Setup of job 7213:
==> flow/design.v (excerpt) <==
module brain_m(clk, rst, distance, mode, start, E, color, OE, shape);
	input clk, rst, mode, start, E;
	input [6:0] distance;
	output color, OE;
	output [4:0] shape;
	wire [99:0] W1;
	wire W2, W3, W8, W13, W14, 
		  W15, W16, W17, W18, W19, 
		  W20, W21, W22, W23, W24, 
		  W25, W26, W27, W28, W29, 
		  W30, W31;
	wire [6:0] W4, W5;
	wire [11:0] W6, W51, W52, W53, 
					W54, W55, W56, W57, 
					W58, W59, W60, W61, 
					W62, W63, W64, W65, 
					W66, W67, W68, W69, 
					W11, W12;
	wire [4:0] W7, W32, W33, W34, W35, 
				  W36, W37, W38, W39, W40, 
				  W41, W42, W43, W44, W45, 
				  W46, W47, W48, W49, W50, 
				  W9, W10;
	sensory_neuron s1(clk, rst, distance, 7'b0000010, start, W1[0]);
	sensory_neuron s2(clk, rst, distance, 7'b0000011, start, W1[1]);
	sensory_neuron s3(clk, rst, distance, 7'b0000100, start, W1[2]);
	sensory_neuron s4(clk, rst, distance, 7'b0000101, start, W1[3]);
  ...
Settings: LEC_CHECK=0, CAP_MARGIN=20, CORE_MARGIN=2, CORE_UTILIZATION=72, PLACE_DENSITY=0.35, SETUP_SLACK_MARGIN=1.07, SLEW_MARGIN=20; clock period 3.7 ns.
run.sh (not shown) runs the stock make flow with config.mk's settings and CLKGATE_MAP_FILE=.
[flow] job 7213 | stages: complete | final checks: fail | reason: negative setup slack
Input changes introduced in job 2161 (baseline for comparison: job 7213):
- a deleted SETUP_SLACK_MARGIN that had been 1.07
- a change of CORE_UTILIZATION from 72 to 58
- a change of PLACE_DENSITY from 0.35 to 0.6
- a change of the clock period (ns, I/O delays scaled along) from 3.7 to 4.05
Results
- Diff job 2161..job 7213 | area after synthesis | negligible
- Job 2161 does worse than job 7213 on die area.
- Between job 2161 and job 7213, the total placed instance area does not differ in any meaningful way.
- Going from job 7213 to job 2161, detailed-routing iteration count for the pre-antenna-repair pass shrinks by 2.
- Re number of clock-tree buffers in the layout: job 2161 and job 7213 aren't equal, and the lower value belongs to job 7213.
- NOTE: cell depth of the worst setup path in job 2161 exceeds that of job 7213
- Sort job 2161 and job 7213 by fraction of met3 tracks used by global routing asc -> top: job 2161
- Job 2161: combinational group share of total power lower than job 7213
- Job 2161 | stages: all done | timing, DRC, antenna: all pass
The inputs of job 5244 differ from those of job 2161 as listed below.
- CORE_UTILIZATION changed from 58 to 70
- SETUP_SLACK_MARGIN newly set to 0.62
- PLACE_DENSITY removed (was 0.6)
- the clock period (ns, I/O delays scaled along) changed from 4.05 to 4.58
Cmp job 5244 vs job 2161: sequential share of layout area higher in job 5244. Job 5244 improves on job 2161 in worst path setup slack after routing. Diff job 2161 -> job 5244 | fraction of met2 tracks used by global routing | increase of 9.3 points.

* * *

== job 4271 ==
Starting RTL as in the previous note.
Design brain_m, start of the top module:
module brain_m(clk, rst, distance, mode, start, E, color, OE, shape);
clock: 10.0 ns
lec_check: 0
abc_area: 0
cap_margin: 20
cell_pad_in_sites_detail_placement: 2
core_margin: 8
core_utilization: 64
cts_cluster_diameter: 288
gpl_timing_driven: 0
hold_slack_margin: 0.01
place_density: 0.84
setup_slack_margin: 2.14
slew_margin: 5
tns_end_percent: 15
Job 4271 did not run to completion, as it errored out during 3_5_place_dp.
Input changes introduced in job 6990 (baseline for comparison: job 4271):
==> flow/config.mk <==
export PLATFORM = sky130hd
export DESIGN_NAME = brain_m
export DESIGN_NICKNAME = brain_m
export VERILOG_FILES = /design/flow/design.v
export SDC_FILE = /design/flow/constraint.sdc
export NUM_CORES = 4
export LEC_CHECK = 0
export CAP_MARGIN = 20
export CORE_MARGIN = 2
export CORE_UTILIZATION = 63
export SLEW_MARGIN = 20
==> flow/constraint.sdc <==
create_clock -name core_clock -period 4.58 [get_ports {clk}]
set_input_delay 0.9160 -clock core_clock [delete_from_list [all_inputs] [get_ports {clk}]]
set_output_delay 0.9160 -clock core_clock [all_outputs]
set_load 0.01 [all_outputs]
[summary]
- Nothing crashed in job 6990 and all stages finished; the problem is that the final layout failed, the offending checks being antenna rules.
- Job 6990: starting utilization of the core area 0.93 points below job 4271
- Die area | job 6990 < job 4271
- Looking at die span in x across job 4271 and job 6990, the one that comes out lower is job 6990.
- Compare job 4271 and job 6990 | die height higher: job 4271
### job 6990 -> job 7002
diff --git a/flow/config.mk b/flow/config.mk
--- a/flow/config.mk
+++ b/flow/config.mk
@@ -8,4 +8,5 @@
 export CAP_MARGIN = 20
 export CORE_MARGIN = 2
-export CORE_UTILIZATION = 63
+export CORE_UTILIZATION = 34
+export PLACE_DENSITY = 0.6
 export SLEW_MARGIN = 20
==> flow/constraint.sdc <==
create_clock -name core_clock -period 6.6 [get_ports {clk}]
set_input_delay 1.3200 -clock core_clock [delete_from_list [all_inputs] [get_ports {clk}]]
set_output_delay 1.3200 -clock core_clock [all_outputs]
set_load 0.01 [all_outputs]
## What came out
Having completed the whole flow, job 7002 delivered a layout that passed the timing, DRC and antenna checks. When the final numbers for job 7002 and job 6990 were put side by side, the area overhead of the layout relative to synthesis turned out to be smaller in job 6990. Compared with job 6990, final-layout clock buffer total in job 7002 increased by a few percent. Measured against each other, job 7002 and job 6990 differ in global-route usage, the higher figure coming from job 6990. Cell area after placement in job 7002 is about 1.2% above job 6990. Diff job 6990 -> job 7002: via count of the first global-routing pass fell by about 4%, design area up 0.0018 mm^2, floorplan row count rose about 37%, ratio of final minimum period to clock period now sits lower, final worst-path setup slack increased 0.99 ns.
The following lists how job 9800 was set up differently from job 7002:
diff --git a/flow/config.mk b/flow/config.mk
--- a/flow/config.mk
+++ b/flow/config.mk
@@ -8,5 +8,5 @@
 export CAP_MARGIN = 20
 export CORE_MARGIN = 2
-export CORE_UTILIZATION = 34
+export CORE_UTILIZATION = 40
 export PLACE_DENSITY = 0.6
 export SLEW_MARGIN = 20
### Flow results
Compared job 7002 against job 9800; number of nets in the finished design within noise.
Job 7002 → job 9800: setup slack went down 0.030 ns; worst slew margin relative to its limit saw an increase; final cell count lower; non-clock buffer count now larger.
Between job 7002 and job 9800, the difference in combined area of all synthesized cells is negligible.
Diff job 9800..job 7002 | total power | negligible
Job 9800 against job 7002: post-detailed-routing wire length has increased; share of the core filled with cells picked up an extra 6.4 points; total die size fell 15%.
Job 9800 vs job 7002 — cell area after layout dropped slightly
Power figures rest on the tool's default switching activity, not on a simulated workload.
